Design kmer_hash_top, start of the top module:
module kmer_hash_top(
    input  logic        clk_out,
    input  logic        reset,         
    input  logic        in_valid,
    input  logic [7:0]  in_char,
    output logic        in_ready,
    output logic        out_valid,
    output logic [63:0] out_hash,
    output logic [5:0]  out_ldz,
    output logic [31:0] out_sum
);
    logic [247:0] data;
    logic [4:0]   count;
    logic         busy;
    logic         start;
    logic [61:0]  coded_kmer;  logic coded_ready;
    logic [61:0]  k_canon;     logic canon_ready;
    logic [63:0]  hash_result; logic hash_ready;
    logic [5:0]   ldz;         logic ldz_ready;
    logic [31:0]  sum_ldz;
    assign in_ready = ~busy;
    always_ff @(posedge clk_out) begin
        if(reset==0) begin
            data<=0;
            count<=0;
            busy<=0;
            start<=0;
        end
        else begin
            start<=0;
            if(in_valid && !busy) begin
                if(in_char==8'b0) begin
                    data<=0;
                    count<=0;
                end
                else begin
                    data[247:8]<=data[239:0];
                    data[7:0]<=in_char;
                    if(count>=30) begin
                        count<=31;
                        start<=1;
                        busy<=1;
                    end
                    else begin
                        count<=count+1;
                    end
                end
            end
            else if(hash_ready) begin
                busy<=0;
            end
        end
    end
    encode_fsm f1(.data(data), .clk_out(clk_out), .reset(reset), .start(start),
                  .coded_kmer(coded_kmer), .coded_ready(coded_ready));
    canonic_fsm f2(.clk_out(clk_out), .reset(reset), .coded_ready(coded_ready),
                   .coded_kmer(coded_kmer), .k_canon(k_canon), .canon_ready(canon_ready));
    k_canon_to_hash_result_velocidad_3pasos f3(.clk_out(clk_out), .reset(reset),
                   .canon_ready(canon_ready), .k_canon(k_canon),
                   .hash_result(hash_result), .hash_ready(hash_ready));
    ldz_position f4(.reset(reset), .clk_out(clk_out), .hash_ready(hash_ready),
  ...
clock: 7.5 ns
lec_check: 0
cap_margin: 20
cell_pad_in_sites_detail_placement: 2
core_margin: 2
core_utilization: 40
min_routing_layer: met2
place_density_lb_addon: 0.22
slew_margin: 20
tns_end_percent: 50
run.sh (not shown) runs the stock make flow with config.mk's settings and CLKGATE_MAP_FILE=.
Rerun with:
- CELL_PAD_IN_SITES_DETAIL_PLACEMENT: 2 -> unset
- MIN_ROUTING_LAYER: met2 -> unset
- PLACE_DENSITY_LB_ADDON: 0.22 -> unset
- SETUP_SLACK_MARGIN: unset -> 0.36
- TNS_END_PERCENT: 50 -> unset
- clock period: 7.5 -> 7.24 ns (I/O delays scaled with it)
What happened:
- The new run finished clean
- cell area is about the same
- worst hold slack got worse by 5.9 ps
- routed wire length decreases by a quarter to a third
- area after synthesis is unchanged
- via count decreases by a quarter to a third
- total power increases slightly
- cell count decreases slightly
- clock skew increases by 22 ps
- die size stays the same
- sequential power increases by a few percent
- critical path depth increases by 2
Rerun with:
- CAP_MARGIN: 20 -> 15
- CORE_UTILIZATION: 40 -> 72
- CTS_CLUSTER_DIAMETER: unset -> 29
- SETUP_SLACK_MARGIN: 0.36 -> 1.4
- clock period: 7.24 -> 6.23 ns (I/O delays scaled with it)
- This time the run finished but failed the layout checks on setup timing
- core utilization goes up by 41 points
- worst setup slack got worse by 920 ps
- clock power goes up by 95%
- global-route usage goes up by 21 points
- critical path depth goes down by 3
- maximum frequency goes up by 1.3%
Rerun with:
- ABC_AREA: unset -> 1
- CAP_MARGIN: 15 -> 20
- CTS_CLUSTER_DIAMETER: 29 -> unset
- CTS_CLUSTER_SIZE: unset -> 76
- PLACE_DENSITY: unset -> 0.35
- SETUP_SLACK_MARGIN: 1.4 -> unset
- clock period: 6.23 -> 3.1 ns (I/O delays scaled with it)
This time the run aborted during global routing (5_1_grt), error GRT-0116.
Die area is lower by 1.1%.
Synthesized cell count rises by 2.6%.
Synthesized area drops by 1.1%.

* * *

Starting RTL as in the previous note.
clock: 7.66 ns
lec_check: 0
cap_margin: 20
cell_pad_in_sites_global_placement: 2
core_margin: 4
core_utilization: 26
cts_cluster_size: 14
gpl_timing_driven: 1
max_routing_layer: met4
place_density_lb_addon: 0.14
setup_slack_margin: 1.53
slew_margin: 20
tns_end_percent: 40
Next try:
Settings changed: ABC_AREA set to 1, CELL_PAD_IN_SITES_GLOBAL_PLACEMENT 2 to not set, CORE_MARGIN 4 to 2, CORE_UTILIZATION 26 to 71, CTS_CLUSTER_SIZE 14 to 34, GPL_TIMING_DRIVEN 1 to not set, HOLD_SLACK_MARGIN set to 0.29, PLACE_DENSITY_LB_ADDON 0.14 to not set, SETUP_SLACK_MARGIN 1.53 to not set, TNS_END_PERCENT 40 to not set.
Clock period 7.66 ns to 3.78 ns, I/O delays scaled along.
Effect: The changed run did not get past global routing (5_1_grt). Area after synthesis decreases by 1.1%. Die area went down by 64%. Synthesized cell count grows by 2.6%.

* * *

job 8504:
Starting RTL as in the previous note.
## kmer_hash_top
module kmer_hash_top(
    input  logic        clk_out,
    input  logic        reset,         
    input  logic        in_valid,
    input  logic [7:0]  in_char,
    output logic        in_ready,
    output logic        out_valid,
    output logic [63:0] out_hash,
    output logic [5:0]  out_ldz,
    output logic [31:0] out_sum
);
Settings: LEC_CHECK=0, CAP_MARGIN=20, CELL_PAD_IN_SITES_GLOBAL_PLACEMENT=3, CORE_MARGIN=2, CORE_UTILIZATION=37, GPL_ROUTABILITY_DRIVEN=0, HOLD_SLACK_MARGIN=0.1, MAX_ROUTING_LAYER=met4, PLACE_DENSITY=0.82, SLEW_MARGIN=20; clock period 5.96 ns.
Job 8504 -> stages 100% | layout checks FAIL | negative setup slack
Input-level comparison between job 8978 and job 8504:
--- a/flow/config.mk
+++ b/flow/config.mk
@@ -8 +8,2 @@
-export CAP_MARGIN = 20
+export CAP_MARGIN = 15
+export CELL_PAD_IN_SITES_DETAIL_PLACEMENT = 2
@@ -10,4 +11,5 @@
-export CORE_MARGIN = 2
-export CORE_UTILIZATION = 37
-export GPL_ROUTABILITY_DRIVEN = 0
-export HOLD_SLACK_MARGIN = 0.1
+export CORE_MARGIN = 10
+export CORE_UTILIZATION = 21
+export CTS_CLUSTER_DIAMETER = 122
+export GPL_ROUTABILITY_DRIVEN = 1
+export HOLD_SLACK_MARGIN = 0.12
@@ -16 +18 @@
-export SLEW_MARGIN = 20
+export SLEW_MARGIN = 25
==> results <==
Although it ran to completion, job 8978 produced a layout that fails the final checks because of negative setup slack. Job 8978 ended with more count of plain and timing-repair buffers than job 8504. In the reports for job 8504 and job 8978, the smaller sequential share of layout area belongs to job 8978. Job 8978 gives more switching power summed over all nets than job 8504 did. Job 8978 against job 8504: smallest hold slack shows an increase of 29 ps, final routed wirelength across all metal layers shows an increase of 66,000 µm, power consumption shows a reduction of 1.6%. Changes observed in job 8978 relative to job 8504: critical path depth rose 3; share of total power in sequential cells went up 0.8 points; number of cells after detailed placement went up by 3,417.
Input-level comparison between job 9929 and job 8978:
--- a/flow/config.mk
+++ b/flow/config.mk
@@ -8 +8 @@
-export CAP_MARGIN = 15
+export CAP_MARGIN = 35
@@ -11,3 +11,3 @@
-export CORE_MARGIN = 10
-export CORE_UTILIZATION = 21
-export CTS_CLUSTER_DIAMETER = 122
+export CORE_ASPECT_RATIO = 0.94
+export CORE_MARGIN = 5
+export CORE_UTILIZATION = 52
@@ -15,4 +15,3 @@
-export HOLD_SLACK_MARGIN = 0.12
-export MAX_ROUTING_LAYER = met4
-export PLACE_DENSITY = 0.82
-export SLEW_MARGIN = 25
+export MAX_ROUTING_LAYER = met5
+export SLEW_MARGIN = 20
+export TNS_END_PERCENT = 80
==> flow/constraint.sdc <==
create_clock -name core_clock -period 7.22 [get_ports {clk_out}]
set_input_delay 1.4440 -clock core_clock [delete_from_list [all_inputs] [get_ports {clk_out}]]
set_output_delay 1.4440 -clock core_clock [all_outputs]
set_load 0.01 [all_outputs]
==> comparison <==
- Job 9929: GRT-0232 in 5_1_grt -> run aborted
- Cell area after placement: higher on job 8978
- In job 9929 relative to job 8978, die boundary width had gone down by more than a quarter.
- On cell count after placement, the higher figure sits with job 8978, not job 9929.
- Changes observed in job 9929 relative to job 8978: total number of H-tree levels roughly the same; total die size went down by about 60%; post-cts resize count dropped 185; area of the synthesized netlist per yosys stat flat; row count went down by 38%.
- Area of the core region is lower on job 9929
- In job 9929, the number of buffers created by CTS came out 4 below the value in job 8978.
- Sort job 8978 and job 9929 by number of buffers inserted by post-CTS setup repair, ascending, and job 9929 comes first.
The following lists how job 5606 was set up differently from job 9929:
==> flow/config.mk <==
export PLATFORM = sky130hd
export DESIGN_NAME = kmer_hash_top
export DESIGN_NICKNAME = kmer_hash_top
export VERILOG_FILES = /design/flow/design.v
export SDC_FILE = /design/flow/constraint.sdc
export NUM_CORES = 4
export LEC_CHECK = 0
export CAP_MARGIN = 20
export CORE_MARGIN = 2
export CORE_UTILIZATION = 40
export SLEW_MARGIN = 20
==> flow/constraint.sdc <==
create_clock -name core_clock -period 7.5 [get_ports {clk_out}]
set_input_delay 1.5000 -clock core_clock [delete_from_list [all_inputs] [get_ports {clk_out}]]
set_output_delay 1.5000 -clock core_clock [all_outputs]
set_load 0.01 [all_outputs]
[summary]
- Job 5606 has completed all stages; timing, DRC and antenna checks passed.
- Job 9929: it failed during 5_1_grt, and the tool reported GRT-0232.
- Job 5606 vs. job 9929: xor/xnor cell area share of the yosys netlist essentially unchanged, yosys-reported design area after synthesis essentially unchanged, number of buffers inserted by post-CTS setup repair decreased 3.
- In job 5606 relative to job 9929, number of buffers created by CTS had gone up by a few percent.
- Reported for job 9929 and job 5606, cell count after synthesis turned out identical to the last digit.
- Job 9929 has a lower horizontal extent of the die than job 5606.
- From job 5606 to job 9929, number of port buffers did not move at all.
- Going from job 9929 to job 5606, the buffer depth of the longest clock path was found to have gone up by 1.
- As of job 5606, placed instance area had risen slightly compared to job 9929.
- Job 5606 ends up with a placer congestion estimate that is 3.8% lower than in job 9929.
- On pre-placement core utilization: between job 9929 and job 5606, it ends up higher for job 9929.

* * *

Starting RTL as in the previous note.
export LEC_CHECK = 0
export ABC_AREA = 1
export CAP_MARGIN = 40
export CORE_MARGIN = 2
export CORE_UTILIZATION = 72
export CTS_CLUSTER_DIAMETER = 223
export PLACE_DENSITY = 0.4
export SETUP_SLACK_MARGIN = -0.15
export SLEW_MARGIN = 20
create_clock -name core_clock -period 4.94 [get_ports {clk_out}]
The starting point failed in 5_1_grt.
Change:
--- a/flow/config.mk
+++ b/flow/config.mk
@@ -7,3 +7,2 @@
 export LEC_CHECK = 0
-export ABC_AREA = 1
 export CAP_MARGIN = 40
@@ -11,5 +10,5 @@
 export CORE_UTILIZATION = 72
-export CTS_CLUSTER_DIAMETER = 223
-export PLACE_DENSITY = 0.4
-export SETUP_SLACK_MARGIN = -0.15
+export CTS_CLUSTER_DIAMETER = 28
+export PLACE_DENSITY_LB_ADDON = 0.2
+export SETUP_SLACK_MARGIN = 1.76
 export SLEW_MARGIN = 20
==> flow/constraint.sdc (replaced) <==
create_clock -name core_clock -period 6.12 [get_ports {clk_out}]
set_input_delay 1.2240 -clock core_clock [delete_from_list [all_inputs] [get_ports {clk_out}]]
set_output_delay 1.2240 -clock core_clock [all_outputs]
set_load 0.01 [all_outputs]
- Now the flow finished with max-capacitance violations, max-slew violations, negative setup slack left
- area after synthesis rose by 1.1%
- die area climbs by 1.1%
- synthesized cell count decreases by about 2.5%

* * *

kmer_hash_top again, from the RTL that the note above started with.
Design kmer_hash_top, start of the top module:
module kmer_hash_top(
    input  logic        clk_out,
    input  logic        reset,         
    input  logic        in_valid,
    input  logic [7:0]  in_char,
    output logic        in_ready,
    output logic        out_valid,
    output logic [63:0] out_hash,
    output logic [5:0]  out_ldz,
    output logic [31:0] out_sum
);
export LEC_CHECK = 0
export CAP_MARGIN = 40
export CORE_MARGIN = 2
export CORE_UTILIZATION = 72
export CTS_CLUSTER_DIAMETER = 29
export CTS_CLUSTER_SIZE = 25
export GPL_TIMING_DRIVEN = 1
export MAX_ROUTING_LAYER = met5
export PLACE_DENSITY_LB_ADDON = 0.21
export SETUP_SLACK_MARGIN = 0.14
export SLEW_MARGIN = 20
export TNS_END_PERCENT = 40
create_clock -name core_clock -period 5.75 [get_ports {clk_out}]
The starting point finished with setup timing left.
Next try:
==> flow/config.mk (replaced) <==
export PLATFORM = sky130hd
export DESIGN_NAME = kmer_hash_top
export DESIGN_NICKNAME = kmer_hash_top
export VERILOG_FILES = /design/flow/design.v
export SDC_FILE = /design/flow/constraint.sdc
export NUM_CORES = 4
export LEC_CHECK = 0
export ABC_AREA = 1
export CAP_MARGIN = 20
export CORE_MARGIN = 2
export CORE_UTILIZATION = 72
export PLACE_DENSITY = 0.35
export SLEW_MARGIN = 20
==> flow/constraint.sdc (replaced) <==
create_clock -name core_clock -period 3.13 [get_ports {clk_out}]
set_input_delay 0.6260 -clock core_clock [delete_from_list [all_inputs] [get_ports {clk_out}]]
set_output_delay 0.6260 -clock core_clock [all_outputs]
set_load 0.01 [all_outputs]
After rerunning: With this change the flow did not get past global routing (5_1_grt) with GRT-0116. Die area is lower by about 1.1%. Synthesized area decreases by about 1.1%. Synthesized cell count rose by about 2.6%.
Next try:
--- a/flow/config.mk
+++ b/flow/config.mk
@@ -7,7 +7,5 @@
 export LEC_CHECK = 0
-export ABC_AREA = 1
 export CAP_MARGIN = 20
 export CORE_MARGIN = 2
-export CORE_UTILIZATION = 72
-export PLACE_DENSITY = 0.35
+export CORE_UTILIZATION = 44
 export SLEW_MARGIN = 20
==> flow/constraint.sdc (replaced) <==
create_clock -name core_clock -period 5.96 [get_ports {clk_out}]
set_input_delay 1.1920 -clock core_clock [delete_from_list [all_inputs] [get_ports {clk_out}]]
set_output_delay 1.1920 -clock core_clock [all_outputs]
set_load 0.01 [all_outputs]
=>
- Now the flow ran to the end with violations: setup timing
- die area rises by 65%
- synthesized area rises by 1.1%
- synthesized cell count falls by 2.5%
Next try:
--- a/flow/config.mk
+++ b/flow/config.mk
@@ -9,3 +9,4 @@
 export CORE_MARGIN = 2
-export CORE_UTILIZATION = 44
+export CORE_UTILIZATION = 72
+export PLACE_DENSITY_LB_ADDON = 0.2
 export SLEW_MARGIN = 20
==> flow/constraint.sdc (replaced) <==
create_clock -name core_clock -period 6.12 [get_ports {clk_out}]
set_input_delay 1.2240 -clock core_clock [delete_from_list [all_inputs] [get_ports {clk_out}]]
set_output_delay 1.2240 -clock core_clock [all_outputs]
set_load 0.01 [all_outputs]
After rerunning: The changed run finished with setup timing left; critical path depth rises by 2; non-clock buffer count falls by 165; global-route usage rises by 17 points; hold slack gets worse by 0.0086 ns; die area falls by 39%; routed wire length rises by 3.3%.
Next try:
--- a/flow/config.mk
+++ b/flow/config.mk
@@ -9,4 +9,3 @@
 export CORE_MARGIN = 2
-export CORE_UTILIZATION = 72
-export PLACE_DENSITY_LB_ADDON = 0.2
+export CORE_UTILIZATION = 20
 export SLEW_MARGIN = 20
==> flow/constraint.sdc (replaced) <==
create_clock -name core_clock -period 7.24 [get_ports {clk_out}]
set_input_delay 1.4480 -clock core_clock [delete_from_list [all_inputs] [get_ports {clk_out}]]
set_output_delay 1.4480 -clock core_clock [all_outputs]
set_load 0.01 [all_outputs]
Now the flow went through all stages and came out clean.
Critical path depth shrinks by 1.
Core utilization is lower by 59 points.
Register-to-register slack gets better by 0.58 ns.
Wire length came out lower by 9.1%.
Count of clock-buffer cells in the layout increases by 2.
Setup slack improved by 0.58 ns.
Design area is higher by 1.8%.
First-iteration DRC count goes down by 28%.

* * *

kmer_hash_top again, from the RTL that the note above started with.
==> flow/design.v (excerpt) <==
module kmer_hash_top(
    input  logic        clk_out,
    input  logic        reset,         
    input  logic        in_valid,
    input  logic [7:0]  in_char,
    output logic        in_ready,
    output logic        out_valid,
    output logic [63:0] out_hash,
    output logic [5:0]  out_ldz,
    output logic [31:0] out_sum
);
export LEC_CHECK = 0
export CAP_MARGIN = 20
export CELL_PAD_IN_SITES_DETAIL_PLACEMENT = 0
export CELL_PAD_IN_SITES_GLOBAL_PLACEMENT = 2
export CORE_MARGIN = 4
export CORE_UTILIZATION = 44
export CTS_CLUSTER_SIZE = 48
export GPL_ROUTABILITY_DRIVEN = 0
export MIN_ROUTING_LAYER = met2
export PLACE_DENSITY_LB_ADDON = 0.23
export SETUP_SLACK_MARGIN = 0.17
export SLEW_MARGIN = 10
export TNS_END_PERCENT = 50
create_clock -name core_clock -period 7.5 [get_ports {clk_out}]
The first run passed the timing, design-rule and antenna checks.
Edit:
Settings changed: ABC_AREA set to 1, CELL_PAD_IN_SITES_DETAIL_PLACEMENT 0 to not set, CELL_PAD_IN_SITES_GLOBAL_PLACEMENT 2 to not set, CORE_MARGIN 4 to 2, CORE_UTILIZATION 44 to 72, CTS_CLUSTER_SIZE 48 to not set, GPL_ROUTABILITY_DRIVEN 0 to not set, MIN_ROUTING_LAYER met2 to not set, PLACE_DENSITY_LB_ADDON 0.23 to 0.14, SETUP_SLACK_MARGIN 0.17 to not set, SLEW_MARGIN 10 to 20, TNS_END_PERCENT 50 to not set.
Clock period 7.5 ns to 3.79 ns, I/O delays scaled along.
After rerunning:
- This time the run did not get past 5_1_grt
- die size came out lower by well over a third
- synthesized area decreases slightly
- synthesized cell count increases by a few percent
Edit:
Settings changed: ABC_AREA 1 to not set, CORE_UTILIZATION 72 to 40, PLACE_DENSITY_LB_ADDON 0.14 to not set.
Clock period 3.79 ns to 7.24 ns, I/O delays scaled along.
What happened: With this change the flow completed without violations. Synthesized area is higher slightly. Die area is higher by well over a third. Synthesized cell count shrinks by a few percent.
Power and IR drop assume default switching activity.
